== the reference run ==
## IOTDF
module IOTDF( clk, rst, in_en, iot_in, fn_sel, busy, valid, iot_out);
clock: 6.86 ns
lec_check: 0
cap_margin: 20
core_margin: 2
core_utilization: 66
cts_cluster_size: 54
hold_slack_margin: -0.08
place_density: 0.6
setup_slack_margin: 1.74
slew_margin: 20
tns_end_percent: 5
run.sh (not shown) runs the stock make flow with config.mk's settings and CLKGATE_MAP_FILE=.
Relative to the reference run, the following input files were edited for the trial run:
Settings: PLACE_DENSITY: 0.6 -> 0.95; CTS_CLUSTER_SIZE: 54 -> 33; SETUP_SLACK_MARGIN: 1.74 -> unset; TNS_END_PERCENT: 5 -> unset; HOLD_SLACK_MARGIN: -0.08 -> unset; CORE_UTILIZATION: 66 -> 72; the clock period (ns, I/O delays scaled along): 6.86 -> 4.5.
Findings:
- Complete run, failing final checks: the trial run, reason negative setup slack.
- For the reference run, the critical path endpoint was iot_out[119]$_DFFE_PP0P_, unlike the trial run, where it was iot_out[93]$_DFFE_PP0P_.
- Number of antenna violations at the first check in global routing, the trial run and the reference run, higher one = the trial run.
- The setup slack of the trial run falls short of that of the reference run by 2.74 ns.
- Inverter count of the layout excluding clock inverters came out exactly the same in the trial run and the reference run.

========
IOTDF again, from the RTL that the note above started with.
==> flow/design.v (excerpt) <==
module IOTDF( clk, rst, in_en, iot_in, fn_sel, busy, valid, iot_out);
clock: 4.37 ns
lec_check: 0
abc_area: 1
cap_margin: 20
core_margin: 2
core_utilization: 70
cts_cluster_size: 13
hold_slack_margin: -0.1
max_routing_layer: met4
place_density_lb_addon: 0.25
slew_margin: 20
The baseline died in global routing (5_1_grt).
Rerun with:
- ABC_AREA: 1 -> default
- CORE_UTILIZATION: 70 -> 71
- HOLD_SLACK_MARGIN: -0.1 -> default
=>
- The changed run completed and failed the layout checks on negative setup slack
- synthesized cell count is lower by 21%
- synthesized area falls by 2.6%
- die size came out lower by 3.9%
Rerun with:
- CAP_MARGIN: 20 -> 30
- CTS_CLUSTER_DIAMETER: default -> 29
- CTS_CLUSTER_SIZE: 13 -> 39
- PLACE_DENSITY_LB_ADDON: 0.25 -> default
- SETUP_SLACK_MARGIN: default -> 1.23
- clock period: 4.37 -> 4.5 ns (I/O delays scaled with it)
What happened:
- This time the run stopped in global routing (5_1_grt)
- synthesized area does not change
- synthesized cell count does not change
- die area does not change
Rerun with:
- CAP_MARGIN: 30 -> 20
- CORE_UTILIZATION: 71 -> 72
- CTS_CLUSTER_DIAMETER: 29 -> default
- CTS_CLUSTER_SIZE: 39 -> 36
- HOLD_SLACK_MARGIN: default -> -0.1
- PLACE_DENSITY_LB_ADDON: default -> 0.25
- SETUP_SLACK_MARGIN: 1.23 -> default
- clock period: 4.5 -> 4.41 ns (I/O delays scaled with it)
The new run finished but fails on negative setup slack.
Die area came out lower by 1.4%.
Synthesized cell count is unchanged.
Area after synthesis is unchanged.

========
Starting RTL as in the previous note.
make LEC_CHECK=0 ABC_AREA=1 CAP_MARGIN=15 CELL_PAD_IN_SITES_DETAIL_PLACEMENT=0 CELL_PAD_IN_SITES_GLOBAL_PLACEMENT=1 CORE_ASPECT_RATIO=1.29 CORE_MARGIN=5 CORE_UTILIZATION=24 CTS_CLUSTER_DIAMETER=380 GPL_ROUTABILITY_DRIVEN=1 HOLD_SLACK_MARGIN=0.02 MIN_ROUTING_LAYER=met1 PLACE_DENSITY_LB_ADDON=0.14 SETUP_SLACK_MARGIN=0.64 SLEW_MARGIN=20 finish   # period 3.08 ns
The starting point reached the layout checks and failed them: negative setup slack.
Rerun with:
- ABC_AREA: 1 -> unset
- CAP_MARGIN: 15 -> 20
- CELL_PAD_IN_SITES_DETAIL_PLACEMENT: 0 -> unset
- CELL_PAD_IN_SITES_GLOBAL_PLACEMENT: 1 -> unset
- CORE_ASPECT_RATIO: 1.29 -> unset
- CORE_MARGIN: 5 -> 2
- CORE_UTILIZATION: 24 -> 71
- CTS_CLUSTER_DIAMETER: 380 -> unset
- CTS_CLUSTER_SIZE: unset -> 33
- GPL_ROUTABILITY_DRIVEN: 1 -> unset
- HOLD_SLACK_MARGIN: 0.02 -> unset
- MIN_ROUTING_LAYER: met1 -> unset
- PLACE_DENSITY_LB_ADDON: 0.14 -> unset
- SETUP_SLACK_MARGIN: 0.64 -> unset
- clock period: 3.08 -> 4.75 ns (I/O delays scaled with it)
What happened: With this change the flow completed with no timing, DRC or antenna violations. Area after synthesis is lower by a few percent. Wire length is lower by a quarter to a third. Setup slack gains 14 ns. Cell count is lower by well over a third. Hold slack gains 0.0069 ns.
Rerun with:
- CTS_CLUSTER_SIZE: 33 -> 36
- MAX_ROUTING_LAYER: unset -> met4
- clock period: 4.75 -> 4.41 ns (I/O delays scaled with it)
The changed run completed and failed the layout checks on negative setup slack.
Worst hold slack gets better by 0.0035 ns.
Non-clock buffer count came out higher by 216.
Via count went up by roughly a tenth.
Rerun with:
- CAP_MARGIN: 20 -> 30
- CTS_CLUSTER_DIAMETER: unset -> 29
- CTS_CLUSTER_SIZE: 36 -> 39
- SETUP_SLACK_MARGIN: unset -> 1.15
- clock period: 4.41 -> 4.5 ns (I/O delays scaled with it)
The new run never finished: it broke off in global routing (5_1_grt) with DPL-0038; die size stays the same; area after synthesis is unchanged; synthesized cell count is unchanged.

========
== build 31 ==
IOTDF again, from the RTL that the note above started with.
make LEC_CHECK=0 CAP_MARGIN=30 CELL_PAD_IN_SITES_DETAIL_PLACEMENT=2 CELL_PAD_IN_SITES_GLOBAL_PLACEMENT=3 CORE_MARGIN=5 CORE_UTILIZATION=24 CTS_CLUSTER_DIAMETER=304 PLACE_DENSITY_LB_ADDON=0.14 SETUP_SLACK_MARGIN=0.64 SLEW_MARGIN=20 finish   # period 3.17 ns
In build 31 the implementation completed, yet the final layout does not meet the checks, the culprit being setup timing.
--- input diff build 31..build 36 ---
Settings: clearing SETUP_SLACK_MARGIN, which used to be 0.64; swapping 5 for 2 in CORE_MARGIN; clearing CTS_CLUSTER_DIAMETER, which used to be 304; putting CTS_CLUSTER_SIZE at 39 where nothing was set; clearing PLACE_DENSITY_LB_ADDON, which used to be 0.14; clearing CELL_PAD_IN_SITES_GLOBAL_PLACEMENT, which used to be 3; swapping 24 for 71 in CORE_UTILIZATION; clearing CELL_PAD_IN_SITES_DETAIL_PLACEMENT, which used to be 2; putting MAX_ROUTING_LAYER at met4 where nothing was set; swapping 3.17 for 4.5 in the clock period (ns, I/O delays scaled along).
Results
Status build 36: flow complete, layout not clean - setup timing. [compare] base=build 31 new=build 36: clock tree cell share of total cell area grew by 0.31 points, maximum frequency shrank by 4.3%, share of the core filled with cells in the final layout grew by 50 points. Max worst setup slack across build 31 and build 36: build 36.
Modified inputs, build 87 compared to build 36
Settings: MAX_ROUTING_LAYER: met4 -> unset; PLACE_DENSITY: unset -> 0.6; CAP_MARGIN: 30 -> 20; CORE_UTILIZATION: 71 -> 40; CTS_CLUSTER_SIZE: 39 -> unset; the clock period (ns, I/O delays scaled along): 4.5 -> 10.0.
==> comparison <==
On non-clock buffer count: build 87 sits below build 36. Build 87 vs. build 36: register-to-register slack now larger; sequential cell area comparable. Build 87 did not stop at any stage, and its layout met the timing, DRC and antenna checks. Between build 36 and build 87, wire length decreased. Minimum setup slack after placement in build 87 vs build 36: up 5050 ps. Looking only at met1 layer usage reported by global route, and setting everything else aside, the higher value of build 36 and build 87 goes to build 36. The more densely filled core belongs to build 36, not build 87.

========
## build 56
IOTDF again, from the RTL that the note above started with.
==> flow/design.v (excerpt) <==
module IOTDF( clk, rst, in_en, iot_in, fn_sel, busy, valid, iot_out);
Settings: LEC_CHECK=0, CAP_MARGIN=20, CORE_MARGIN=2, CORE_UTILIZATION=40, CTS_CLUSTER_SIZE=87, GPL_ROUTABILITY_DRIVEN=0, GPL_TIMING_DRIVEN=0, PLACE_DENSITY=0.6, SLEW_MARGIN=20; clock period 10.0 ns.
## Diff of input files: build 40 against build 56
Settings: CORE_UTILIZATION now 48, was 40; GPL_ROUTABILITY_DRIVEN no longer set, was 0; PLACE_DENSITY no longer set, was 0.6; GPL_TIMING_DRIVEN no longer set, was 0; CTS_CLUSTER_SIZE no longer set, was 87; SETUP_SLACK_MARGIN now 1.52, previously not set; the clock period (ns, I/O delays scaled along) now 5.21, was 10.0.
Sort build 56 and build 40 by global-route usage over all layers desc -> top: build 40. Comparing build 56 and build 40, worst path buffer plus inverter count is lower on build 56. The run showing the greater final worst-path setup slack is build 56. Build 56 has lower final cycle utilization of the critical path than build 40. Relative to build 56, number of nets in the layout has increased by about 9% in build 40. Build 40 completed end to end with timing, DRC and antenna clean. Re clock insertion delay at the later pin of the skew report: build 56 and build 40 aren't equal, and the higher value belongs to build 56.
Input changes introduced in build 4 (baseline for comparison: build 40):
Settings: CORE_UTILIZATION changed from 48 to 20; SETUP_SLACK_MARGIN removed (was 1.52); PLACE_DENSITY newly set to 0.6; the clock period (ns, I/O delays scaled along) changed from 5.21 to 5.16.
--- outcome ---
- Diff build 40 -> build 4: final non-filler cell area down 13%, worst slack at placement down 0.18 ns, clock period minus final worst setup slack up 0.33 ns.
- Looking only at die height, and setting everything else aside, the higher value of build 40 and build 4 goes to build 4.
- Lower worst-case setup margin in the final layout among build 40 and build 4: build 4
- When build 4 is measured against build 40, its critical path arrival turns out 0.27 ns higher.
- For non-clock buffer count, dividing the value from build 40 by the value from build 4 gives 2.5.

========
Starting RTL as in the previous note.
make LEC_CHECK=0 CAP_MARGIN=0 CORE_MARGIN=2 CORE_UTILIZATION=72 CTS_CLUSTER_DIAMETER=397 CTS_CLUSTER_SIZE=10 HOLD_SLACK_MARGIN=0.29 PLACE_DENSITY=0.89 SETUP_SLACK_MARGIN=1.78 SLEW_MARGIN=20 TNS_END_PERCENT=10 finish   # period 5.95 ns
The first run finished clean.
Change:
- CAP_MARGIN: 0 -> 20
- CTS_CLUSTER_DIAMETER: 397 -> 29
- CTS_CLUSTER_SIZE: 10 -> 41
- HOLD_SLACK_MARGIN: 0.29 -> unset
- MAX_ROUTING_LAYER: unset -> met4
- PLACE_DENSITY: 0.89 -> 0.6
- SETUP_SLACK_MARGIN: 1.78 -> unset
- TNS_END_PERCENT: 10 -> unset
- clock period: 5.95 -> 4.42 ns (I/O delays scaled with it)
=> With this change the flow ended with an error in global routing (5_1_grt) on GRT-0232. Synthesized cell count stays the same. Area after synthesis is unchanged. Die size stays the same.
Change:
- CORE_UTILIZATION: 72 -> 40
- CTS_CLUSTER_DIAMETER: 29 -> unset
- CTS_CLUSTER_SIZE: 41 -> unset
- MAX_ROUTING_LAYER: met4 -> unset
- clock period: 4.42 -> 5.16 ns (I/O delays scaled with it)
Effect: This time the run went through all stages and came out clean. Synthesized area is unchanged. Die area climbs by well over a third. Synthesized cell count does not change.
Change:
- CORE_UTILIZATION: 40 -> 65
- CTS_CLUSTER_SIZE: unset -> 54
- SETUP_SLACK_MARGIN: unset -> -0.38
- TNS_END_PERCENT: unset -> 5
- clock period: 5.16 -> 6.86 ns (I/O delays scaled with it)
The changed run finished clean. Routed wire length decreases by 2.1%. First-iteration DRC count goes up by about 16%.
Change:
- CAP_MARGIN: 20 -> 0
- CORE_UTILIZATION: 65 -> 72
- CTS_CLUSTER_DIAMETER: unset -> 397
- CTS_CLUSTER_SIZE: 54 -> unset
- SETUP_SLACK_MARGIN: -0.38 -> 1.78
- TNS_END_PERCENT: 5 -> unset
- clock period: 6.86 -> 5.95 ns (I/O delays scaled with it)
After rerunning: The changed run produced a clean layout. First-iteration DRC count increases to 2.7 times its value. Area after synthesis does not change. Core utilization increases by 20 points. Routed wire length increases by 50%.
Change:
- CTS_CLUSTER_SIZE: unset -> 10
- PLACE_DENSITY: 0.6 -> 0.89
- TNS_END_PERCENT: unset -> 10
The new run ran to the end with no violations; setup slack gains 0.34 ns; non-clock buffer count went down by 187.

========
## lagoon
Starting RTL as in the previous note.
Settings: LEC_CHECK=0, CAP_MARGIN=20, CELL_PAD_IN_SITES_DETAIL_PLACEMENT=1, CORE_MARGIN=2, CORE_UTILIZATION=30, CTS_CLUSTER_DIAMETER=166, GPL_ROUTABILITY_DRIVEN=0, GPL_TIMING_DRIVEN=0, SLEW_MARGIN=20; clock period 7.47 ns.
lagoon: PASS, flow complete, no timing, DRC or antenna violations
For onyx, these inputs were changed with respect to lagoon:
==> flow/config.mk <==
export PLATFORM = sky130hd
export DESIGN_NAME = IOTDF
export DESIGN_NICKNAME = IOTDF
export VERILOG_FILES = /design/flow/design.v
export SDC_FILE = /design/flow/constraint.sdc
export NUM_CORES = 4
export LEC_CHECK = 0
export CAP_MARGIN = 20
export CORE_MARGIN = 2
export CORE_UTILIZATION = 71
export CTS_CLUSTER_SIZE = 36
export HOLD_SLACK_MARGIN = -0.1
export MAX_ROUTING_LAYER = met4
export PLACE_DENSITY = 0.94
export SLEW_MARGIN = 20
==> flow/constraint.sdc <==
create_clock -name core_clock -period 4.41 [get_ports {clk}]
set_input_delay 0.8820 -clock core_clock [delete_from_list [all_inputs] [get_ports {clk}]]
set_output_delay 0.8820 -clock core_clock [all_outputs]
set_load 0.01 [all_outputs]
[summary]
To summarise onyx: no stage aborted, but the layout did not pass its checks, failing on negative setup slack.
In onyx the critical path depth turned out 7 higher than in lagoon.
First-iteration DRC count: onyx > lagoon
Met2 capacity usage during global routing, lagoon and onyx: lower on lagoon
[compare] base=lagoon new=onyx: setup slack after layout lower, share of the clock period used by the worst path after layout climbed 36 points.
The lower end-of-flow core utilization came out of lagoon.
## Diff of input files: garnet against onyx
-- flow/config.mk --
<<< onyx, line 9
export CORE_MARGIN = 2
export CORE_UTILIZATION = 71
export CTS_CLUSTER_SIZE = 36
export HOLD_SLACK_MARGIN = -0.1
export MAX_ROUTING_LAYER = met4
export PLACE_DENSITY = 0.94
export SLEW_MARGIN = 20
>>> garnet, line 9
export CORE_MARGIN = 2
export CORE_UTILIZATION = 67
export MAX_ROUTING_LAYER = met4
export PLACE_DENSITY = 0.6
export SLEW_MARGIN = 20
==> flow/constraint.sdc <==
create_clock -name core_clock -period 4.37 [get_ports {clk}]
set_input_delay 0.8740 -clock core_clock [delete_from_list [all_inputs] [get_ports {clk}]]
set_output_delay 0.8740 -clock core_clock [all_outputs]
set_load 0.01 [all_outputs]
Results
Complete run, failing final checks: garnet, reason negative setup slack. From onyx to garnet the numbers moved as follows: fraction of area in clock buffers and inverters went down; peak per-stage delay on the critical path did not really move. Lower total number of cells along the worst setup path among onyx and garnet: onyx. The lower worst hold slack came out of garnet. Going from onyx to garnet, the total die area was found to have gone up by about 6%. onyx → garnet: vertical die size has increased, clock input transition at the sequential cells of the worst setup and hold paths stayed essentially flat, finished layout cell area went up 390 sq um, maximum clock rate higher.

========
The RTL this note starts from:
==> flow/design.v <==
`timescale 1ns/10ps
module IOTDF( clk, rst, in_en, iot_in, fn_sel, busy, valid, iot_out);
input        clk;
input        rst;
input        in_en;
input  [7:0] iot_in;
input  [2:0] fn_sel;
output     busy;
output reg valid;
output reg [127:0] iot_out;
parameter GRAY2BIN = 3'b001; 
parameter FIR      = 3'b010; 
reg [9:0] counter;
reg [9:0] counter_delay1;
reg [9:0] counter_delay2;
reg [127:0] iot_data;
reg [127:0] prep_to_out;
reg [127:0] prep_to_output;
reg [127:0] wait_to;
always @(posedge clk or posedge rst) begin
    if(rst) begin
        counter <= 0;
    end else if(in_en) begin
        if (counter == 960) counter <= 0;
        else counter <= counter + 1;
    end else begin
        counter <= counter;
    end 
end
always @(posedge clk or posedge rst) begin
    if(rst) begin
        counter_delay1 <= 0;
        counter_delay2 <= 0;
    end else if(in_en) begin
        counter_delay1 <= counter;
        counter_delay2 <= counter_delay1;
    end else begin
        counter_delay1 <= counter_delay1;
        counter_delay2 <= counter_delay2;
    end
end
always @(posedge clk or posedge rst) begin
    if(rst) begin
        iot_data <= 0;
    end else if(in_en) begin
        iot_data[7:0] <= iot_in;
        iot_data[127:8] <= iot_data[119:0];
    end else begin
        iot_data <= iot_data;
    end
end
always @(posedge clk) begin
    if(!rst && in_en) begin
        wait_to <= iot_data;
    end else begin
        wait_to <= wait_to;
    end
end
integer idx;
always @(*) begin
    if(rst) begin
        prep_to_out = 0;
        prep_to_output = 0;
    end else if(in_en) begin
        if(fn_sel == GRAY2BIN) begin
            if (counter_delay1[3:0] == 15) begin
                prep_to_output = 0;
                prep_to_out[127] = iot_data[127];
                for (idx = 126; idx >= 0; idx = idx - 1) begin
                    prep_to_out[idx] = prep_to_out[idx + 1] ^ iot_data[idx];
                end
            end else begin
                prep_to_out = 0;
                prep_to_output = 0;
            end
        end else if(fn_sel == FIR) begin
            if (counter_delay1[3:0] == 15) begin
                prep_to_out = iot_data;
                prep_to_output = 0;
            end else if (counter_delay2[3:0] == 15) begin
                prep_to_out = wait_to;
                prep_to_output[127:120] = (((prep_to_out[127:120] * 8'd5) >> 3)+ 1) >> 1;
                prep_to_output[119:112] = ((((prep_to_out[119:112] * 8'd5)+(prep_to_out[127:120] * 8'd9)) >> 3)+ 1) >> 1;
                prep_to_output[111:104] = ((((prep_to_out[111:104] * 8'd5)+(prep_to_out[119:112] * 8'd9)+(prep_to_out[127:120] * 8'd2)) >>3)+ 1) >> 1;
                prep_to_output[103:96] = ((((prep_to_out[103:96] * 8'd5)+(prep_to_out[111:104] * 8'd9)+(prep_to_out[119:112] * 8'd2)) >>3)+ 1) >> 1;
                prep_to_output[95:88] = ((((prep_to_out[95:88] * 8'd5)+(prep_to_out[103:96] * 8'd9)+(prep_to_out[111:104] * 8'd2)) >>3)+ 1) >> 1;
                prep_to_output[87:80] = ((((prep_to_out[87:80] * 8'd5)+(prep_to_out[95:88] * 8'd9)+(prep_to_out[103:96] * 8'd2)) >>3)+ 1) >> 1;
                prep_to_output[79:72] = ((((prep_to_out[79:72] * 8'd5)+(prep_to_out[87:80] * 8'd9)+(prep_to_out[95:88] * 8'd2)) >>3)+ 1) >> 1;
                prep_to_output[71:64] = ((((prep_to_out[71:64] * 8'd5)+(prep_to_out[79:72] * 8'd9)+(prep_to_out[87:80] * 8'd2)) >>3)+ 1) >> 1;
                prep_to_output[63:56] = ((((prep_to_out[63:56] * 8'd5)+(prep_to_out[71:64] * 8'd9)+(prep_to_out[79:72] * 8'd2)) >>3)+ 1) >> 1;
                prep_to_output[55:48] = ((((prep_to_out[55:48] * 8'd5)+(prep_to_out[63:56] * 8'd9)+(prep_to_out[71:64] * 8'd2)) >>3)+ 1) >> 1;
                prep_to_output[47:40] = ((((prep_to_out[47:40] * 8'd5)+(prep_to_out[55:48] * 8'd9)+(prep_to_out[63:56] * 8'd2)) >>3)+ 1) >> 1;
                prep_to_output[39:32] = ((((prep_to_out[39:32] * 8'd5)+(prep_to_out[47:40] * 8'd9)+(prep_to_out[55:48] * 8'd2)) >>3)+ 1) >> 1;
                prep_to_output[31:24] = ((((prep_to_out[31:24] * 8'd5)+(prep_to_out[39:32] * 8'd9)+(prep_to_out[47:40] * 8'd2)) >>3)+ 1) >> 1;
                prep_to_output[23:16] = ((((prep_to_out[23:16] * 8'd5)+(prep_to_out[31:24] * 8'd9)+(prep_to_out[39:32] * 8'd2)) >>3)+ 1) >> 1;
                prep_to_output[15:8] = ((((prep_to_out[15:8] * 8'd5)+(prep_to_out[23:16] * 8'd9)+(prep_to_out[31:24] * 8'd2)) >>3)+ 1) >> 1;
                prep_to_output[7:0] = ((((prep_to_out[7:0] * 8'd5)+(prep_to_out[15:8] * 8'd9)+(prep_to_out[23:16] * 8'd2)) >>3)+ 1) >> 1;
            end else begin
                prep_to_out = 0;
                prep_to_output = 0;
            end
        end else begin
            prep_to_out = 0;
            prep_to_output = 0;
        end
    end else begin
        prep_to_out = 0;
        prep_to_output = 0;
    end
end
assign busy = 0;
always @(posedge clk or posedge rst) begin
    if(rst) begin
        valid <= 0;
    end else if(in_en) begin
        case(fn_sel)
            GRAY2BIN: begin
                if (counter_delay1[3:0] == 15) begin
                    valid <= 1;
                end else begin
                    valid <= 0;
                end
            end
            FIR: begin
                if (counter_delay2[3:0] == 15) begin
                    valid <= 1;
                end else begin
                    valid <= 0;
                end
            end
            default: begin
                valid <= 0;
            end
        endcase
    end
end
always @(posedge clk or posedge rst) begin
    if(rst) begin
        iot_out <= 0;
    end else if(in_en) begin
        case(fn_sel)
            GRAY2BIN: begin
                if (counter_delay1[3:0] == 15) begin
                    iot_out <= prep_to_out;
                end
            end
            FIR: begin
                if (counter_delay2[3:0] == 15) begin
                    iot_out <= prep_to_output;
                end 
            end
            default: begin
                iot_out <= 1'b0;
            end
        endcase
    end
end
endmodule
==> flow/config.mk <==
export PLATFORM = sky130hd
export DESIGN_NAME = IOTDF
export DESIGN_NICKNAME = IOTDF
export VERILOG_FILES = /design/flow/design.v
export SDC_FILE = /design/flow/constraint.sdc
export NUM_CORES = 4
export LEC_CHECK = 0
export ABC_AREA = 1
export CAP_MARGIN = 20
export CORE_ASPECT_RATIO = 0.5
export CORE_MARGIN = 8
export CORE_UTILIZATION = 72
export CTS_CLUSTER_DIAMETER = 294
export CTS_CLUSTER_SIZE = 76
export GPL_ROUTABILITY_DRIVEN = 0
export HOLD_SLACK_MARGIN = 0.13
export PLACE_DENSITY = 0.89
export SETUP_SLACK_MARGIN = -0.95
export SLEW_MARGIN = 40
export TNS_END_PERCENT = 5
==> flow/constraint.sdc <==
create_clock -name core_clock -period 10.0 [get_ports {clk}]
set_input_delay 2.0000 -clock core_clock [delete_from_list [all_inputs] [get_ports {clk}]]
set_output_delay 2.0000 -clock core_clock [all_outputs]
set_load 0.01 [all_outputs]
The starting point failed in global routing.
Change:
- ABC_AREA: 1 -> default
- CELL_PAD_IN_SITES_GLOBAL_PLACEMENT: default -> 3
- CORE_ASPECT_RATIO: 0.5 -> 0.67
- CORE_MARGIN: 8 -> 2
- CORE_UTILIZATION: 72 -> 40
- CTS_CLUSTER_DIAMETER: 294 -> default
- CTS_CLUSTER_SIZE: 76 -> 87
- GPL_TIMING_DRIVEN: default -> 0
- HOLD_SLACK_MARGIN: 0.13 -> -0.07
- MIN_ROUTING_LAYER: default -> met2
- PLACE_DENSITY: 0.89 -> 0.6
- SETUP_SLACK_MARGIN: -0.95 -> 0.21
- SLEW_MARGIN: 40 -> 20
- TNS_END_PERCENT: 5 -> 50
After rerunning: With this change the flow completed without violations; die size goes up by 56%; synthesized area goes down by 2.6%; synthesized cell count goes down by about 20%.
